Setup of pepper:
## processor
module processor(clk,rst,ld,kernel,o_img_re,o_img_addr,i_img_data,
                 o_out_we,o_out_addr,o_out_data,o_complete);
input clk,rst,ld;
input [143:0] kernel;
output o_img_re;
output [16:0] o_img_addr;
input [7:0] i_img_data;
output o_out_we;
output [15:0] o_out_addr;
output [7:0] o_out_data;
output o_complete;
wire pc_ctrl_sig;
wire [31:0] new_pc,o_pc,o_instr;
wire [36:0] WB_DATA;
wire wb_en;
wire [2:0] o_ctrl_alu;
wire o_bse,o_rd_ctrl,o_en;
wire [5:0] o_funct;
wire [4:0] o_shift_amt;
wire [31:0] o_a,o_b,o_b_ex,o_se,o_aluout_ex,o_mem_data,o_aluout_mem;
wire [4:0] o_rd,o_rd_ex,o_rd_mem;
wire [2:0] o_ctrl_mux,o_ctrl_mux_ex;
wire complete;
assign o_complete = complete;
IF    instruction_fetch(clk,rst,ld,kernel,new_pc,pc_ctrl_sig,o_pc,o_instr,complete);
ID    instruction_decode(clk,rst,ld,wb_en,WB_DATA[36:32],WB_DATA[31:0],o_pc,o_instr,o_ctrl_alu,o_bse,o_funct,o_shift_amt,o_a,o_b,o_se,o_rd,o_ctrl_mux,new_pc,pc_ctrl_sig);
  ...
==> flow/config.mk <==
export PLATFORM = sky130hd
export DESIGN_NAME = processor
export DESIGN_NICKNAME = processor
export VERILOG_FILES = /design/flow/design.v
export SDC_FILE = /design/flow/constraint.sdc
export NUM_CORES = 4
export LEC_CHECK = 0
export CAP_MARGIN = 20
export CORE_MARGIN = 2
export CORE_UTILIZATION = 25
export SLEW_MARGIN = 20
==> flow/constraint.sdc <==
create_clock -name core_clock -period 9.18 [get_ports {clk}]
set_input_delay 1.8360 -clock core_clock [delete_from_list [all_inputs] [get_ports {clk}]]
set_output_delay 1.8360 -clock core_clock [all_outputs]
set_load 0.01 [all_outputs]
run.sh (not shown) runs the stock make flow with config.mk's settings and CLKGATE_MAP_FILE=.
Input-level comparison between amber and pepper:
- CORE_UTILIZATION changed from 25 to 40
Findings:
- Going from pepper to amber, leakage power grows by 0.31 nW.
- Cmp amber vs pepper: instance area at placement lower in amber
- In amber, the total antenna diodes in the routed design came out 5 below the value in pepper.
- Compared with pepper, cell area in amber decreased slightly.
- Utilization pepper -> amber: up
Input-level comparison between delta and amber:
- an added CTS_CLUSTER_SIZE of 14
- an added HOLD_SLACK_MARGIN of 0.28
- an added MAX_ROUTING_LAYER of met5
- a change of CORE_UTILIZATION from 40 to 39
- an added GPL_TIMING_DRIVEN of 1
- an added TNS_END_PERCENT of 75
- a change of the clock period (ns, I/O delays scaled along) from 9.18 to 5.44
Findings:
Apart from delta, each of delta and amber ends the flow with a layout that passes the timing, design-rule and antenna checks. In delta the implementation completed, yet the final layout does not meet the checks, the culprit being negative setup slack. Going from amber to delta, utilization grows by 1.8 points. delta vs amber — met3 routing resource usage after global routing dropped 1.6 points. The slowest stage cell on the critical path comes out dfxtp_2 in one run and fa_1 in the other, namely in amber and delta respectively. Comparing the two runs side by side, delta comes out behind amber on die size. Compared with amber, delta shows a higher well-tap cell count. [delta vs amber] period utilization: higher in delta. Compared delta vs amber, and via count is up in delta. Row post-layout total power: delta higher / amber lower. Delta (delta minus amber): placed wire-length estimate rose 9.5%, met1 usage saw little to no change. Looking at largest fanout on the critical path, delta sits 12 lower than amber does.
For violet, these inputs were changed with respect to delta:
- PLACE_DENSITY newly set to 0.36
- CORE_UTILIZATION changed from 39 to 72
- CTS_CLUSTER_DIAMETER newly set to 356
- HOLD_SLACK_MARGIN removed (was 0.28)
- GPL_TIMING_DRIVEN removed (was 1)
- CTS_CLUSTER_SIZE changed from 14 to 100
- CORE_ASPECT_RATIO newly set to 0.5
- TNS_END_PERCENT changed from 75 to 10
- MAX_ROUTING_LAYER removed (was met5)
[summary]
Compared with delta, in violet count of placed standard cells including taps -12%; synthesis area per yosys comparable. Cmp violet vs delta: core area lower in violet. Of violet and delta, only violet fails to reach the end of the flow. As the logs show, violet stopped at global routing after a tool error, so it never reached the end of the flow. In delta the implementation completed, yet the final layout does not meet the checks, the culprit being negative setup slack. violet gives less die height than delta did. Summary of violet over delta: overall die width shows an increase of about 4%; number of clock buffers inserted by TritonCTS now smaller.
The following lists how quartz was set up differently from violet:
- TNS_END_PERCENT no longer set, was 10
- CTS_CLUSTER_DIAMETER no longer set, was 356
- CORE_ASPECT_RATIO no longer set, was 0.5
- SETUP_SLACK_MARGIN now 0.73, previously not set
- PLACE_DENSITY now 0.35, was 0.36
- CTS_CLUSTER_SIZE no longer set, was 100
- CORE_UTILIZATION now 62, was 72
- the clock period (ns, I/O delays scaled along) now 7.75, was 5.44
quartz completed end to end with timing, DRC and antenna clean. Reported for violet and quartz, yosys stat chip area turned out identical to the last digit. Lower number of CTS-inserted buffers goes to violet over quartz. Number of placement rows grows by more than half when moving from violet to quartz. Worst slack at placement (lower): violet. Reported for violet and quartz, synthesized cell count turned out identical to the last digit. Summary — count of instances resized after the clock tree is built, quartz relative to violet: lower, by 11%. Against violet, quartz reports a final weighted congestion in routability-driven placement that is lower. From quartz to violet, area fraction in full adders, half adders and majority gates did not move at all. Delta(setup fix buffers added after clock tree synthesis, quartz - violet) > 0. Summary — core utilization before placement, quartz relative to violet: lower, by 10 points. Against violet, die area in quartz came out worse.

## job 3000
Starting RTL as in the previous note.
make LEC_CHECK=0 CAP_MARGIN=5 CORE_MARGIN=2 CORE_UTILIZATION=70 CTS_CLUSTER_DIAMETER=363 CTS_CLUSTER_SIZE=47 GPL_TIMING_DRIVEN=1 HOLD_SLACK_MARGIN=0.28 MAX_ROUTING_LAYER=met5 SETUP_SLACK_MARGIN=1.2 SLEW_MARGIN=20 TNS_END_PERCENT=75 finish   # period 5.96 ns
Job 3000: aborted in global routing (5_1_grt) (tool error)
#### Input delta (job 5579 over job 3000)
Settings: clearing GPL_TIMING_DRIVEN, which used to be 1; clearing HOLD_SLACK_MARGIN, which used to be 0.28; clearing CTS_CLUSTER_DIAMETER, which used to be 363; clearing TNS_END_PERCENT, which used to be 75; swapping 5 for 20 in CAP_MARGIN; clearing MAX_ROUTING_LAYER, which used to be met5; clearing SETUP_SLACK_MARGIN, which used to be 1.2; clearing CTS_CLUSTER_SIZE, which used to be 47; swapping 70 for 40 in CORE_UTILIZATION; swapping 5.96 for 11.9 in the clock period (ns, I/O delays scaled along).
### Flow results
Every run in job 5579 and job 3000 closed cleanly, with the single exception of job 3000. FAIL job 3000 @ global routing (5_1_grt): tool exited with error. Of job 5579 and job 3000, the run reporting the higher core utilization before placement was job 3000. Buffer count from post-CTS setup fixing was higher in the run labelled job 3000. Measured against each other, job 5579 and job 3000 differ in number of levels in the clock H-tree, the lower figure coming from job 3000.
Changes in job 7336 relative to job 5579:
Settings: setting HOLD_SLACK_MARGIN to 0.28 for the first time; changing CORE_UTILIZATION from 40 to 39; setting TNS_END_PERCENT to 75 for the first time; setting GPL_TIMING_DRIVEN to 0 for the first time; setting MAX_ROUTING_LAYER to met5 for the first time; changing the clock period (ns, I/O delays scaled along) from 11.9 to 5.96.
--- outcome ---
The clock-buffer cell count number comes out higher for job 5579 vs job 7336. For count of placed standard cells in the final layout, fillers left out, dividing the value from job 7336 by the value from job 5579 gives 1.05. In job 7336 the implementation completed, yet the final layout does not meet the checks, the culprit being negative setup slack. The run showing the smaller highest net fanout along the worst path is job 7336. [job 7336 vs job 5579] maximum clock frequency: higher in job 7336. Re area figure in the yosys stat output: no difference whatsoever between job 5579 and job 7336. When the final numbers for job 5579 and job 7336 were put side by side, the floorplan die height turned out to be greater in job 7336. Between job 5579 and job 7336, the flow reports total length of routed met3 wires increasing by more than a quarter. Between job 5579 and job 7336, the final instance area is lower for job 5579. Die: job 7336 bigger than job 5579. Against job 5579, job 7336 reports a global-route usage over all layers that is higher.
What job 9203 does differently from job 7336 at the input level:
Settings: a change of CORE_UTILIZATION from 39 to 71; an added CTS_CLUSTER_SIZE of 42; an added PLACE_DENSITY of 0.8; a change of GPL_TIMING_DRIVEN from 0 to 1; a change of the clock period (ns, I/O delays scaled along) from 5.96 to 7.23.
==> comparison <==
Job 9203: aborted in global routing (5_1_grt) (tool error). In terms of xor/xnor cell area share of the yosys netlist, job 9203 and job 7336 differ only marginally. Job 9203 against job 7336: floorplan core density moved up; half-perimeter wire length after placement moved down; core area moved down. Count of placed standard cells including taps: job 9203 vs job 7336 down 1464. Re maximum buffer depth of the clock tree: no difference whatsoever between job 9203 and job 7336. The area after detailed placement of job 9203 falls short of that of job 7336 by 2.4%.
Inputs modified between job 9203 and job 405:
Settings: clearing HOLD_SLACK_MARGIN, which used to be 0.28; clearing PLACE_DENSITY, which used to be 0.8; clearing MAX_ROUTING_LAYER, which used to be met5; clearing TNS_END_PERCENT, which used to be 75; clearing GPL_TIMING_DRIVEN, which used to be 1; swapping 71 for 39 in CORE_UTILIZATION; clearing CTS_CLUSTER_SIZE, which used to be 42; swapping 7.23 for 13.3 in the clock period (ns, I/O delays scaled along).
Findings:
Changes observed in job 405 relative to job 9203: half-perimeter wire length after detailed placement lost 20000 um, count of cells resized by post-cts repair lost 74, area of the core picked up an extra about 80%, die size picked up an extra 81%.
Job 405 completed every stage of the flow, and the final layout passed the timing, design-rule and antenna checks.
Summary of job 405 over job 9203: number of clock buffers inserted by TritonCTS +15; die span in y +35%; count of placed standard cells including taps higher; placement-stage worst setup slack went up 5150 ps; count of different cell masters after synthesis stayed essentially flat.

Starting RTL as in the previous note.
export LEC_CHECK = 0
export ABC_AREA = 1
export CAP_MARGIN = 40
export CORE_ASPECT_RATIO = 0.5
export CORE_MARGIN = 2
export CORE_UTILIZATION = 72
export CTS_CLUSTER_DIAMETER = 400
export CTS_CLUSTER_SIZE = 99
export HOLD_SLACK_MARGIN = 0.29
export PLACE_DENSITY_LB_ADDON = 0.0
export SETUP_SLACK_MARGIN = 1.67
export SLEW_MARGIN = 20
create_clock -name core_clock -period 5.69 [get_ports {clk}]
The first run aborted during 5_1_grt.
Rerun with:
==> flow/config.mk (replaced) <==
export PLATFORM = sky130hd
export DESIGN_NAME = processor
export DESIGN_NICKNAME = processor
export VERILOG_FILES = /design/flow/design.v
export SDC_FILE = /design/flow/constraint.sdc
export NUM_CORES = 4
export LEC_CHECK = 0
export CAP_MARGIN = 40
export CORE_MARGIN = 2
export CORE_UTILIZATION = 57
export CTS_CLUSTER_SIZE = 14
export SLEW_MARGIN = 20
==> flow/constraint.sdc (replaced) <==
create_clock -name core_clock -period 5.64 [get_ports {clk}]
set_input_delay 1.1280 -clock core_clock [delete_from_list [all_inputs] [get_ports {clk}]]
set_output_delay 1.1280 -clock core_clock [all_outputs]
set_load 0.01 [all_outputs]
Now the flow finished but fails on setup timing.
Die size increases by 16%.
Area after synthesis decreases by 8.3%.
Synthesized cell count decreases by 40%.
Power is estimated from default activity; no workload was simulated.
